==> flow/design.v <==
module i16_mul(
    input signed [15:0] A,
    input signed [15:0] B,
    output signed [31:0] P
);
assign P = A * B;
endmodule
module i18_mul(
    input signed [17:0] A,
    input signed [15:0] B_coef,
    output signed [33:0] P
);
assign P = A * B_coef;
endmodule
module i36_acc(
    input signed [33:0] A,
    input signed [31:0] B,
    input signed [35:0] _Z,
    output signed [35:0] S
);
wire signed [35:0] A_ext = {{2{A[33]}}, A};
wire signed [35:0] B_ext = {{4{B[31]}}, B};
assign S = A_ext + B_ext + _Z;
endmodule
module i36_delay(
    input CLK,
    input RST,
    input signed [35:0] STORE,
    output reg signed [35:0] READ
);
always @ (posedge CLK, negedge RST) begin
    if (!RST) begin
        READ <= 0;
    end else begin
        READ <= STORE;
    end
end
endmodule
module i36_trunc(
    input signed [35:0] A,
    output reg signed [15:0] B_sat,
    output reg signed [17:0] B
);
wire signed [35:0] shifted_inter = (A >>> 14);
wire signed [21:0] shifted = shifted_inter[21:0];
always @(*) begin
    B = $signed(shifted[17:0]);
    if (shifted > 22'sd32767) B_sat = 16'sd32767;
    else if (shifted < -22'sd32768) B_sat = -16'sd32768;
    else B_sat = $signed(shifted[15:0]);
end
endmodule
module i16_biquad(
    input CLK, RST,
    input unsigned [15:0] A,
    output signed [15:0] B,
    input signed [15:0] b_0,
    input signed [15:0] b_1,
    input signed [15:0] b_2,
    input signed [15:0] a_1,
    input signed [15:0] a_2
);
wire signed [17:0] feedback;
wire signed [31:0] P_b0;
wire signed [31:0] P_b1;
wire signed [31:0] P_b2;
wire signed [33:0] P_a1;
wire signed [33:0] P_a2;
wire signed [35:0] S_0;
wire signed [35:0] S_1;
wire signed [35:0] S_2;
wire signed [35:0] Z_0;
wire signed [35:0] Z_1;
i16_mul mul_b0(
    .A(A),
    .B(b_0),
    .P(P_b0)
);
i16_mul mul_b1(
    .A(A),
    .B(b_1),
    .P(P_b1)
);
i16_mul mul_b2(
    .A(A),
    .B(b_2),
    .P(P_b2)
);
i18_mul mul_a1(
    .A(feedback),
    .B_coef(a_1),
    .P(P_a1)
);
i18_mul mul_a2(
    .A(feedback),
    .B_coef(a_2),
    .P(P_a2)
);
i36_acc ACC_0(
    .A(P_a2),
    .B(P_b2),
    ._Z(36'sd0),
    .S(S_0)
);
i36_acc ACC_1(
    .A(P_a1),
    .B(P_b1),
    ._Z(Z_0),
    .S(S_1)
);
i36_acc ACC_2(
    .A(34'sd0),
    .B(P_b0),
    ._Z(Z_1),
    .S(S_2)
);
i36_delay DELAY_0(
    .CLK(CLK),
    .RST(RST),
    .STORE(S_0),
    .READ(Z_0)
);
i36_delay DELAY_1(
    .CLK(CLK),
    .RST(RST),
    .STORE(S_1),
    .READ(Z_1)
);
i36_trunc OUT(
    .A(S_2),
    .B(feedback),
    .B_sat(B)
);
endmodule
clock: 21.1 ns
lec_check: 0
cap_margin: 15
cell_pad_in_sites_global_placement: 2
core_aspect_ratio: 0.79
core_margin: 8
core_utilization: 40
cts_cluster_diameter: 329
cts_cluster_size: 30
gpl_routability_driven: 0
gpl_timing_driven: 0
hold_slack_margin: 0.05
place_density: 0.89
setup_slack_margin: 1.32
slew_margin: 15
run.sh (not shown) runs the stock make flow with config.mk's settings and CLKGATE_MAP_FILE=.
Next try:
--- a/flow/config.mk
+++ b/flow/config.mk
@@ -18,3 +18,3 @@
 export PLACE_DENSITY = 0.89
-export SETUP_SLACK_MARGIN = 1.32
+export SETUP_SLACK_MARGIN = 0.57
 export SLEW_MARGIN = 15
=> Routed wire length hardly moves; worst setup slack got worse by 0.74 ns; final cell count is about the same; utilization is about the same; worst hold slack is about the same; area after synthesis does not change; cell area stays flat; count of clock-buffer cells in the layout is unchanged; maximum frequency is lower by 3.7%.
Next try:
==> flow/config.mk (replaced) <==
export PLATFORM = sky130hd
export DESIGN_NAME = i16_biquad
export DESIGN_NICKNAME = i16_biquad
export VERILOG_FILES = /design/flow/design.v
export SDC_FILE = /design/flow/constraint.sdc
export NUM_CORES = 4
export LEC_CHECK = 0
export CAP_MARGIN = 20
export CORE_ASPECT_RATIO = 0.5
export CORE_MARGIN = 2
export CORE_UTILIZATION = 72
export PLACE_DENSITY_LB_ADDON = 0.2
export SLEW_MARGIN = 20
==> flow/constraint.sdc (replaced) <==
create_clock -name core_clock -period 13.6 [get_ports {CLK}]
set_input_delay 2.7200 -clock core_clock [delete_from_list [all_inputs] [get_ports {CLK}]]
set_output_delay 2.7200 -clock core_clock [all_outputs]
set_load 0.01 [all_outputs]
What happened:
- With this change the flow completed and failed the layout checks on setup timing
- worst setup slack is worse by 2.3 ns
- register-to-register slack got worse by 5.5 ns
- sequential share of layout area shrinks by 0.24 points
- clock skew goes down by 0.0056 ns
- global-route usage increases by 17 points
- via count goes up by a little under a tenth
- clock-buffer cell count is higher by 2
- cell area rose by roughly a tenth
- wire length drops by roughly a tenth
Next try:
--- a/flow/config.mk
+++ b/flow/config.mk
@@ -11,3 +11,6 @@
 export CORE_UTILIZATION = 72
-export PLACE_DENSITY_LB_ADDON = 0.2
+export CTS_CLUSTER_SIZE = 43
+export PLACE_DENSITY = 0.36
+export SETUP_SLACK_MARGIN = 3.38
 export SLEW_MARGIN = 20
+export TNS_END_PERCENT = 40
The new run finished but failed the layout checks on setup timing.
Synthesized cell count is unchanged.
Hold slack improves by 0.048 ns.
Global-route usage grows by 0.26 points.
Final area grows by 0.67%.
Critical path depth shrinks by 2.
Worst setup slack improves by 0.18 ns.
Register-to-register slack improves by 0.19 ns.
Via count shrinks by 3.3%.
Non-clock buffer count grows by 15.

---

RTL: the design.v shown in full above, as it stands there.
clock: 11.8 ns
lec_check: 0
cap_margin: 5
core_margin: 2
core_utilization: 72
cts_cluster_diameter: 359
cts_cluster_size: 31
setup_slack_margin: -0.87
slew_margin: 20
The baseline completed and failed the layout checks on negative setup slack.
Then changed:
==> flow/config.mk (replaced) <==
export PLATFORM = sky130hd
export DESIGN_NAME = i16_biquad
export DESIGN_NICKNAME = i16_biquad
export VERILOG_FILES = /design/flow/design.v
export SDC_FILE = /design/flow/constraint.sdc
export NUM_CORES = 4
export LEC_CHECK = 0
export CAP_MARGIN = 20
export CORE_MARGIN = 2
export CORE_UTILIZATION = 72
export CTS_CLUSTER_DIAMETER = 27
export PLACE_DENSITY_LB_ADDON = 0.27
export SLEW_MARGIN = 20
export TNS_END_PERCENT = 5
==> flow/constraint.sdc (replaced) <==
create_clock -name core_clock -period 16.0 [get_ports {CLK}]
set_input_delay 3.2000 -clock core_clock [delete_from_list [all_inputs] [get_ports {CLK}]]
set_output_delay 3.2000 -clock core_clock [all_outputs]
set_load 0.01 [all_outputs]
Effect:
- The new run completed with no timing, DRC or antenna violations
- worst setup slack improves by 2900 ps
- critical path depth rises by 3
- register-to-register slack improved by 4100 ps
- cell count shrinks by a few percent
- clock-buffer cell count does not change
- sequential share of layout area increases by 0.17 points
- non-clock buffer count is lower by 271
- global-route usage drops by 0.82 points
- design area decreases by a few percent
Then changed:
--- a/flow/config.mk
+++ b/flow/config.mk
@@ -8,7 +8,5 @@
 export CAP_MARGIN = 20
 export CORE_MARGIN = 2
-export CORE_UTILIZATION = 72
+export CORE_UTILIZATION = 65
 export CTS_CLUSTER_DIAMETER = 27
-export PLACE_DENSITY_LB_ADDON = 0.27
 export SLEW_MARGIN = 20
-export TNS_END_PERCENT = 5
After rerunning: The new run finished clean; die size climbs by 11%; non-clock buffer count goes up by 168; worst hold slack loses 90 ps.

---

// i16_biquad: RTL as listed in full above, without the edits since
export LEC_CHECK = 0
export CAP_MARGIN = 20
export CORE_MARGIN = 2
export CORE_UTILIZATION = 65
export MAX_ROUTING_LAYER = met4
export SLEW_MARGIN = 20
create_clock -name core_clock -period 13.6 [get_ports {CLK}]
The baseline ran to the end with violations: setup timing.
Change:
Settings changed: CORE_ASPECT_RATIO set to 0.5, CORE_UTILIZATION 65 to 72, CTS_CLUSTER_SIZE set to 43, MAX_ROUTING_LAYER met4 to not set, PLACE_DENSITY_LB_ADDON set to 0.2, SETUP_SLACK_MARGIN set to 3.38.
=>
- The new run completed and failed the layout checks on setup timing
- sequential cell count is unchanged
- count of clock-buffer cells in the layout goes up by 1
- synthesized area stays the same
- sequential share of layout area is about the same
- register-to-register slack loses 180 ps
- synthesized cell count stays the same
- fmax goes down by about 0.9%
- via count goes up by 8.5%
- cell area goes up by 0.36%
Change:
Settings changed: MAX_ROUTING_LAYER set to met4, PLACE_DENSITY set to 0.66, PLACE_DENSITY_LB_ADDON 0.2 to not set, TNS_END_PERCENT set to 40.
The changed run produced a layout that fails on setup timing.
Global-route usage increases by 0.17 points.
Wire length decreases by 3.0%.
Synthesized cell count stays the same.
Utilization increases by 0.32 points.
Non-clock buffer count increases by 47.
Worst setup slack degrades by 69 ps.

---

== build 87 ==
Starts from the design.v that is shown in full above.
clock: 5.8 ns
lec_check: 0
abc_area: 1
cap_margin: 20
core_margin: 2
core_utilization: 71
cts_cluster_diameter: 373
cts_cluster_size: 100
setup_slack_margin: 0.77
slew_margin: 20
| build 87 | all stages done | FAIL | setup timing |
> inputs changed (build 87 -> build 49)
- SETUP_SLACK_MARGIN removed (was 0.77)
- CORE_UTILIZATION changed from 71 to 31
- ABC_AREA removed (was 1)
- CTS_CLUSTER_DIAMETER removed (was 373)
- CTS_CLUSTER_SIZE removed (was 100)
- the clock period (ns, I/O delays scaled along) changed from 5.8 to 15.8
Results
- Summary: with build 87 as the reference, number of cell instances after yosys synthesis in build 49 moved down by more than 10%.
- Total global routing track utilization: build 49 lower than build 87
- Build 49 has completed all stages; timing, DRC and antenna checks passed.
- Build 49: measured slew at the worst slew-check pin 500 ps above build 87
- When build 49 is set beside build 87, its final design area excluding fillers turns out to be about 9% smaller.
- Comparing build 87 and build 49, the higher count of TritonRoute iterations in the first routing pass is on build 87.
- Going from build 87 to build 49, number of instances in the synthesized netlist shrinks by about 12%.
- Fraction of synthesized cell area in xor and xnor cells sits higher in build 49 than in build 87.
## Diff of input files: build 35 against build 49
- CTS_CLUSTER_SIZE: unset -> 33
- CORE_UTILIZATION: 31 -> 72
- PLACE_DENSITY: unset -> 0.64
- MAX_ROUTING_LAYER: unset -> met4
- the clock period (ns, I/O delays scaled along): 15.8 -> 13.6
--- outcome ---
[build 35] flow finished | final checks: failed | reasons: setup timing. Compared with build 49, in build 35 first-pass GRT wire length now sits lower; number of buffers and inverters on the critical path picked up an extra 3. Run comparison: build 35 slowest cell on the critical path sky130_fd_sc_hd__fa_1; build 49 slowest cell on the critical path sky130_fd_sc_hd__fa_2.
For build 53, these inputs were changed with respect to build 35:
- MAX_ROUTING_LAYER removed (was met4)
- CTS_CLUSTER_SIZE removed (was 33)
- CORE_UTILIZATION changed from 72 to 40
- PLACE_DENSITY removed (was 0.64)
- the clock period (ns, I/O delays scaled along) changed from 13.6 to 16.0
Findings:
- Build 53 has number of standard cells in the layout, taps in and fillers out above what build 35 had.
- A worst setup path endpoint of DELAY_0.READ[34] is what build 35 shows, while DELAY_1.READ[34] belongs to build 53.
- Number of well taps in build 53 vs build 35: up about 80%
- Build 53 vs build 35 — hold slack dropped 100 ps.
- Build 53 ended with every stage complete and zero timing, DRC or antenna violations.
- Build 53 reports a higher data arrival time of the worst path than build 35 does.
- Build 35 and build 53 ended up with roughly the same placed standard-cell area.
- Higher worst slack at placement goes to build 53 over build 35.
- Cmp build 35 and build 53 / setup clock skew after layout / lower: build 35
- When the final numbers for build 35 and build 53 were put side by side, the wire length of the first global-routing pass turned out to be smaller in build 35.
- The final reports for build 53 and build 35 show worst path setup slack after routing higher in the former.
